==> inputs of run a <==
Design TIA, start of the top module:
module TIA(A,  
			Din,  
			Dout,  
			CS_n,  
			CS,  
			R_W_n,  
			RDY,  
			MASTERCLK,  
			BUS_EN,  
			idump_in,  
			Ilatch,  
			HSYNC,  
			HBLANK,  
			VSYNC,  
			VBLANK,  
			COLOROUT,  
			RES_n,  
			audv0,  
			audv1);
Settings: LEC_CHECK=0, ABC_AREA=1, CAP_MARGIN=20, CORE_MARGIN=2, CORE_UTILIZATION=72, CTS_CLUSTER_DIAMETER=363, CTS_CLUSTER_SIZE=15, GPL_ROUTABILITY_DRIVEN=0, MAX_ROUTING_LAYER=met4, PLACE_DENSITY_LB_ADDON=0.01, SETUP_SLACK_MARGIN=0.39, SLEW_MARGIN=20; clock period 6.06 ns.
run.sh (not shown) runs the stock make flow with config.mk's settings and CLKGATE_MAP_FILE=.
==> run b: changes against run a <==
==> flow/config.mk (replaced) <==
export PLATFORM = sky130hd
export DESIGN_NAME = TIA
export DESIGN_NICKNAME = TIA
export VERILOG_FILES = /design/flow/design.v
export SDC_FILE = /design/flow/constraint.sdc
export NUM_CORES = 4
export LEC_CHECK = 0
export CAP_MARGIN = 20
export CORE_MARGIN = 2
export CORE_UTILIZATION = 40
export CTS_CLUSTER_SIZE = 50
export MIN_ROUTING_LAYER = met2
export SETUP_SLACK_MARGIN = -0.06
export SLEW_MARGIN = 20
==> flow/constraint.sdc (replaced) <==
create_clock -name core_clock -period 12.0 [get_ports {MASTERCLK}]
set_input_delay 2.4000 -clock core_clock [delete_from_list [all_inputs] [get_ports {MASTERCLK}]]
set_output_delay 2.4000 -clock core_clock [all_outputs]
set_load 0.01 [all_outputs]
==> run c: changes against run a <==
==> flow/config.mk (replaced) <==
export PLATFORM = sky130hd
export DESIGN_NAME = TIA
export DESIGN_NICKNAME = TIA
export VERILOG_FILES = /design/flow/design.v
export SDC_FILE = /design/flow/constraint.sdc
export NUM_CORES = 4
export LEC_CHECK = 0
export CAP_MARGIN = 35
export CELL_PAD_IN_SITES_DETAIL_PLACEMENT = 2
export CORE_MARGIN = 2
export CORE_UTILIZATION = 40
export CTS_CLUSTER_SIZE = 50
export MIN_ROUTING_LAYER = met1
export PLACE_DENSITY_LB_ADDON = 0.23
export SETUP_SLACK_MARGIN = -0.06
export SLEW_MARGIN = 0
==> flow/constraint.sdc (replaced) <==
create_clock -name core_clock -period 16.2 [get_ports {MASTERCLK}]
set_input_delay 3.2400 -clock core_clock [delete_from_list [all_inputs] [get_ports {MASTERCLK}]]
set_output_delay 3.2400 -clock core_clock [all_outputs]
set_load 0.01 [all_outputs]
==> comparison <==
Run a went through all stages and came out clean. Run c went through all stages and came out clean. Run b completed with no timing, DRC or antenna violations.
The highest design area belongs to run b, the lowest to run a.
Against run a, the sequential power of run b is smaller by about 50%.
Of run c and run b, run c has the higher wire length (gap about 21%, measured against run b).
Between run a and run c, the lower die size is in run a (gap 48%, measured against run c).
Final cell count, highest first: run a, run b, run c.
Critical path depth: run c is lower than run a (11).
In combinational power, run a is at 4.4 times the value of run c.
In sequential cell count, run b and run a do not differ.
Global-route usage: run a > run b > run c.
Of run a and run b, run a has the higher utilization (gap 38 points).
Against run a, the first-iteration DRC count of run b is higher by 67%.
==> figures <==
metric	run b	run a	run c
Top contributor to total power	clock	sequential cells	clock
Critical R2R Capture	collisionLatch[1]	collisionLatch[3]	collisionLatch[14]
First-pass iteration count of the detailed router	17	16	5
Number of non-clock buffers	93	160	87
Wire per inst	24.0 um	19.6 um	29.2 um
Antenna diode count	2	4	0
Count of vias placed by the detailed router	27.5k	22.3k	21.7k
Amount of wire on met2 after detailed routing	37600 um	29100 um	46800 um
Last element of the critical path	COLOROUT[7]	COLOROUT[4]	COLOROUT[6]
CP max FO	16	11	41
Post-Place Setup Slack	2.32 ns	0.0980 ns	5.43 ns
Highest metal layer with signal wires	met5	met4	met5
Cells on Worst Hold Path	1	2	1
Clock transition at the registers of the reported paths	0.06 ns	0.08 ns	0.06 ns
Layout clock buffer count	50	24	50
Number of nets in the final layout	2784	3241	2777
Setup repair after global routing missed its margin	false	true	false
Result of the run	finished clean	finished clean	finished clean
Initial detailed-routing violation count	6071	3638	1589
Power share of the combinational group	5.6%	11.2%	5.8%
Chip Area	56200 um2	29100 um2	56200 um2
Placed cell area	22800 um2	20800 um2	22800 um2
Non-CTS inverters	125	365	125

==> job 701 <==
Starting RTL as in the previous note.
make LEC_CHECK=0 ABC_AREA=1 CAP_MARGIN=40 CORE_MARGIN=2 CORE_UTILIZATION=72 CTS_CLUSTER_DIAMETER=363 CTS_CLUSTER_SIZE=15 GPL_ROUTABILITY_DRIVEN=0 HOLD_SLACK_MARGIN=0.07 MAX_ROUTING_LAYER=met4 PLACE_DENSITY_LB_ADDON=0.01 SETUP_SLACK_MARGIN=0.41 SLEW_MARGIN=20 finish   # period 6.06 ns
==> job 6632 (differences from job 701) <==
- ABC_AREA: 1 -> not set
- CAP_MARGIN: 40 -> 20
- CORE_UTILIZATION: 72 -> 66
- CTS_CLUSTER_DIAMETER: 363 -> not set
- CTS_CLUSTER_SIZE: 15 -> not set
- GPL_ROUTABILITY_DRIVEN: 0 -> not set
- HOLD_SLACK_MARGIN: 0.07 -> not set
- MAX_ROUTING_LAYER: met4 -> not set
- PLACE_DENSITY_LB_ADDON: 0.01 -> not set
- SETUP_SLACK_MARGIN: 0.41 -> 2.14
==> flow/constraint.sdc (replaced) <==
create_clock -name core_clock -period 8.41 [get_ports {MASTERCLK}]
set_input_delay 1.6820 -clock core_clock [delete_from_list [all_inputs] [get_ports {MASTERCLK}]]
set_output_delay 1.6820 -clock core_clock [all_outputs]
set_load 0.01 [all_outputs]
==> CHANGELOG.md <==
### Physical design

- Power Total: around 3.1 mW
- PnR worst setup slack: roughly 1300 ps
- Crit path depth: 23
- Mux area share: a little under a tenth
- Post_cts resized: around 180
- Clock power share: 45.8%
- Power Density: approximately 120 mW/mm^2
- Tool warnings: just under 50
- Cell Type Count: roughly 120
- Worst path slowest cell: a221o_2
- Main logic family: AND-OR/OR-AND gates
- Routed vias: 21.2k
- Initial antenna violation count: 0
- Met1 Use GR: between 50% and 60%
- Data buffer area share: approximately 6.4%
- Seq pwr: 1.48 mW
- Status: no timing/DRC/antenna violations
- Met3 Wirelength: roughly 7.5 mm
- Bufs and invs on worst path: 6
- FP Util: about two thirds
[end of results for job 6632]
==> CHANGELOG.md <==
### Physical design

- Routed vias: 22.3k
- Clock power share: approximately 36%
- Seq pwr: 2.11 mW
- Mux area share: less than 1%
- Power Total: around 4 mW
- Data buffer area share: between 6 and 7%
- Post_cts resized: 102
- Cell Type Count: 71
- Status: no timing/DRC/antenna violations
- Met1 Use GR: 54.6%
- Initial antenna violation count: 1
[end of results for job 701]

==> job 2333 <==
Starting RTL as in the previous note.
Settings: LEC_CHECK=0, CAP_MARGIN=35, CELL_PAD_IN_SITES_DETAIL_PLACEMENT=2, CELL_PAD_IN_SITES_GLOBAL_PLACEMENT=1, CORE_ASPECT_RATIO=1.16, CORE_MARGIN=3, CORE_UTILIZATION=40, CTS_CLUSTER_SIZE=50, GPL_ROUTABILITY_DRIVEN=0, MAX_ROUTING_LAYER=met4, MIN_ROUTING_LAYER=met1, PLACE_DENSITY_LB_ADDON=0.23, SETUP_SLACK_MARGIN=-0.06, SLEW_MARGIN=0; clock period 10.6 ns.
==> job 3279 (differences from job 2333) <==
==> flow/config.mk (replaced) <==
export PLATFORM = sky130hd
export DESIGN_NAME = TIA
export DESIGN_NICKNAME = TIA
export VERILOG_FILES = /design/flow/design.v
export SDC_FILE = /design/flow/constraint.sdc
export NUM_CORES = 4
export LEC_CHECK = 0
export ABC_AREA = 1
export CAP_MARGIN = 20
export CORE_MARGIN = 2
export CORE_UTILIZATION = 72
export CTS_CLUSTER_DIAMETER = 287
export PLACE_DENSITY = 0.6
export SLEW_MARGIN = 20
==> flow/constraint.sdc (replaced) <==
create_clock -name core_clock -period 6.58 [get_ports {MASTERCLK}]
set_input_delay 1.3160 -clock core_clock [delete_from_list [all_inputs] [get_ports {MASTERCLK}]]
set_output_delay 1.3160 -clock core_clock [all_outputs]
set_load 0.01 [all_outputs]
==> job 4764 (differences from job 2333) <==
==> flow/config.mk (replaced) <==
export PLATFORM = sky130hd
export DESIGN_NAME = TIA
export DESIGN_NICKNAME = TIA
export VERILOG_FILES = /design/flow/design.v
export SDC_FILE = /design/flow/constraint.sdc
export NUM_CORES = 4
export LEC_CHECK = 0
export ABC_AREA = 1
export CAP_MARGIN = 20
export CORE_MARGIN = 2
export CORE_UTILIZATION = 69
export CTS_CLUSTER_DIAMETER = 238
export CTS_CLUSTER_SIZE = 15
export PLACE_DENSITY = 0.6
export SLEW_MARGIN = 20
==> flow/constraint.sdc (replaced) <==
create_clock -name core_clock -period 5.86 [get_ports {MASTERCLK}]
set_input_delay 1.1720 -clock core_clock [delete_from_list [all_inputs] [get_ports {MASTERCLK}]]
set_output_delay 1.1720 -clock core_clock [all_outputs]
set_load 0.01 [all_outputs]
==> job 7560 (differences from job 2333) <==
==> flow/config.mk (replaced) <==
export PLATFORM = sky130hd
export DESIGN_NAME = TIA
export DESIGN_NICKNAME = TIA
export VERILOG_FILES = /design/flow/design.v
export SDC_FILE = /design/flow/constraint.sdc
export NUM_CORES = 4
export LEC_CHECK = 0
export ABC_AREA = 1
export CAP_MARGIN = 20
export CORE_MARGIN = 2
export CORE_UTILIZATION = 72
export CTS_CLUSTER_SIZE = 15
export GPL_ROUTABILITY_DRIVEN = 0
export MAX_ROUTING_LAYER = met4
export PLACE_DENSITY_LB_ADDON = 0.01
export SETUP_SLACK_MARGIN = 0.39
export SLEW_MARGIN = 20
==> flow/constraint.sdc (replaced) <==
create_clock -name core_clock -period 6.06 [get_ports {MASTERCLK}]
set_input_delay 1.2120 -clock core_clock [delete_from_list [all_inputs] [get_ports {MASTERCLK}]]
set_output_delay 1.2120 -clock core_clock [all_outputs]
set_load 0.01 [all_outputs]
==> datasheet_impl.txt <==
Summary of implementation characteristics

Parameter                              Value

Logic synthesis
  Synthesized-area fraction occupied by adder cells .................. 0.0771
  Number of unique standard cell types used by synthesis .................. slightly above 70
  Leading post-synthesis cells by instance count .................. nand2_1 (519), nor2_1 (430), o21ai_0 (363)

CTS
  Insertion delay to the later sink of the worst-skew pair .................. between 500 and 600 ps

Run status
  Outcome .................. complete, no violations

Routing
  Total via count after detailed routing .................. around 23k

Floorplan
  Number of well taps .................. between 300 and 400
  Chip area .................. 29,100 sq um
  Vertical die dimension .................. about 170 um

Pwr
  Post-layout total power .................. 4860 uW
  Internal power contribution .................. 3620 uW
  Static Leak .................. 0.0100 uW

Place
  Detailed placement HPWL .................. ~45 mm
  Placed cell areas .................. 20,800 sq um
  Placed instance count .................. ~3.4k

Setup path
  End of the critical path .................. COLOROUT[5]
  Cell family with most CP delay .................. simple AND/OR/NAND/NOR gates

Timing
  Slew at the pin closest to its max-slew limit .................. about 1300 ps

Global routing
  Largest net degree at the start of global routing .................. 89

Run
  Count of warning messages emitted by the tools .................. 43
# the run above: job 7560

==> datasheet_impl.txt <==
Summary of implementation characteristics

Parameter                              Value

Run status
  Outcome .................. finished with violations
  Layout Check Failures .............. negative setup slack

Run
  Count of warning messages emitted by the tools .................. ~50

Place
  Placed instance count .................. around 3.4k

Setup path
  Cell family with most CP delay .................. simple AND/OR/NAND/NOR gates
  End of the critical path .................. COLOROUT[6]

Floorplan
  Chip area .................. 30,300 sq um
  Number of well taps .................. 384

Pwr
  Post-layout total power .................. 4160 uW

Timing
  Final setup vio count .................. 1
  Final worst slack .................. -40.0 ps
  Slew at the pin closest to its max-slew limit .................. roughly 1100 ps

CTS
  Insertion delay to the later sink of the worst-skew pair .................. ~560 ps

Routing
  Total via count after detailed routing .................. 21.5k
# the run above: job 4764

==> datasheet_impl.txt <==
Summary of implementation characteristics

Parameter                              Value

Logic synthesis
  Number of unique standard cell types used by synthesis .................. 71
  Leading post-synthesis cells by instance count .................. nand2_1 (519), nor2_1 (430), o21ai_0 (363)

CTS
  Insertion delay to the later sink of the worst-skew pair .................. 540 ps

Pwr
  Internal power contribution .................. 3180 uW
  Post-layout total power .................. 4300 uW

Floorplan
  Number of well taps .................. about 370
  Vertical die dimension .................. about 170 um
  Chip area .................. roughly 29,000 sq um

Setup path
  End of the critical path .................. COLOROUT[4]

Run status
  Outcome .................. complete, no violations

Timing
  Slew at the pin closest to its max-slew limit .................. 1120 ps
# the run above: job 3279

==> datasheet_impl.txt <==
Summary of implementation characteristics

Parameter                              Value

Logic synthesis
  Synthesized-area fraction occupied by adder cells .................. 0.0722
  Number of unique standard cell types used by synthesis .................. about 120
  Leading post-synthesis cells by instance count .................. nand2_1 (348), dfxtp_1 (312), nor2b_1 (169)

CTS
  Insertion delay to the later sink of the worst-skew pair .................. about 600 ps

Pwr
  Internal power contribution .................. slightly below 2000 uW
  Static Leak .................. about 0.0088 uW
  Post-layout total power .................. roughly 2600 uW

Floorplan
  Vertical die dimension .................. roughly 260 um
  Number of well taps .................. 697

Setup path
  End of the critical path .................. COLOROUT[0]
  Cell family with most CP delay .................. AND-OR/OR-AND gates

Run status
  Outcome .................. complete, no violations

Routing
  Total via count after detailed routing .................. 21.1k
# the run above: job 2333


==> v29 <==
TIA again, from the RTL that the note above started with.
clock: 5.57 ns
lec_check: 0
abc_area: 1
cap_margin: 5
core_margin: 2
core_utilization: 71
cts_cluster_diameter: 238
cts_cluster_size: 15
hold_slack_margin: 0.29
place_density: 0.6
setup_slack_margin: -0.44
slew_margin: 20
==> v6: changes against v29 <==
- ABC_AREA: 1 -> not set
- CAP_MARGIN: 5 -> 20
- CORE_ASPECT_RATIO: not set -> 0.94
- CORE_UTILIZATION: 71 -> 44
- CTS_CLUSTER_DIAMETER: 238 -> not set
- CTS_CLUSTER_SIZE: 15 -> not set
- GPL_TIMING_DRIVEN: not set -> 0
- HOLD_SLACK_MARGIN: 0.29 -> not set
- PLACE_DENSITY: 0.6 -> not set
- PLACE_DENSITY_LB_ADDON: not set -> 0.07
- SETUP_SLACK_MARGIN: -0.44 -> not set
- SLEW_MARGIN: 20 -> 40
==> flow/constraint.sdc (replaced) <==
create_clock -name core_clock -period 8.88 [get_ports {MASTERCLK}]
set_input_delay 1.7760 -clock core_clock [delete_from_list [all_inputs] [get_ports {MASTERCLK}]]
set_output_delay 1.7760 -clock core_clock [all_outputs]
set_load 0.01 [all_outputs]
==> v28: changes against v29 <==
- ABC_AREA: 1 -> not set
- CAP_MARGIN: 5 -> 20
- CELL_PAD_IN_SITES_DETAIL_PLACEMENT: not set -> 2
- CORE_UTILIZATION: 71 -> 40
- CTS_CLUSTER_DIAMETER: 238 -> not set
- CTS_CLUSTER_SIZE: 15 -> 50
- HOLD_SLACK_MARGIN: 0.29 -> not set
- MIN_ROUTING_LAYER: not set -> met2
- PLACE_DENSITY: 0.6 -> not set
- PLACE_DENSITY_LB_ADDON: not set -> 0.23
- SETUP_SLACK_MARGIN: -0.44 -> -0.06
- SLEW_MARGIN: 20 -> 0
==> flow/constraint.sdc (replaced) <==
create_clock -name core_clock -period 12.0 [get_ports {MASTERCLK}]
set_input_delay 2.4000 -clock core_clock [delete_from_list [all_inputs] [get_ports {MASTERCLK}]]
set_output_delay 2.4000 -clock core_clock [all_outputs]
set_load 0.01 [all_outputs]
==> notes.org <==
#+TITLE: Physical design notes

** Layout
- The multi-input combinational cells in the finished layout cover a total of 14,380 um^2.
- Number of non-clock inverters in the layout :: 125
- Count of buffers not belonging to the clock network in the layout :: 100

** Placement
- Post-Place Cells :: 3,293

** Timing
- The final report lists the setup-violating endpoint count as 0.

** Run status
- The flow ran to the end and the layout has no timing, DRC or antenna violations.

** Power and ir drop
- Top pwr grp :: the clock network

** Die
- Placeable core region :: 53,810 um^2

** Worst setup path
- Depth of the most critical reg-to-reg path :: 18

** Min path
- The endpoint of the worst hold path is reported as latchedInputs[1].

** CTS
- The number of clock buffers added by TritonCTS is 39.
That was v28.
==> notes.org <==
#+TITLE: Physical design notes

** Min path
- Hold Path Sink :: hCountReset[2]

** Placement
- Post-Place Cells :: 3,412

** Layout
- Number of non-clock inverters in the layout :: 364
- The plain and repair buffers instantiated in the layout total 142.
- Summing all multi-input logic gate instances after layout gives 12,040 um^2.

** Timing
- Once routing completed, OpenROAD measured the worst setup slack at -197.3 ps.
- Final setup violating endpoints :: 8

** Worst setup path
- The report puts the cell count of the worst reg-to-reg path at 21.

** Run status
- The run finished, with violations left.
- Layout violations :: negative setup slack
That was v29.
==> notes.org <==
#+TITLE: Physical design notes

** Run status
- Result of the run :: complete, no violations

** Die
- The total area inside the core boundary comes to 48,500 um^2.

** Worst setup path
- Depth of the most critical reg-to-reg path :: 19

** Layout
- The plain and repair buffers instantiated in the layout total 231.
- The non-clock inverters instantiated in the layout total 125.
- Logic cell area :: 14,740 um^2

** Power and ir drop
- Total power of the final layout :: 0.003201 W
- The switching portion of total power comes to 25.41%.
- Top pwr grp :: the clock network

** Timing
- Final setup violating endpoints :: 0

** Placement
- Post-Place Cells :: 3,349

** CTS
- Number of buffers created by CTS :: 38
That was v6.
No activity file was given, so power comes from the tool's default toggle rates.
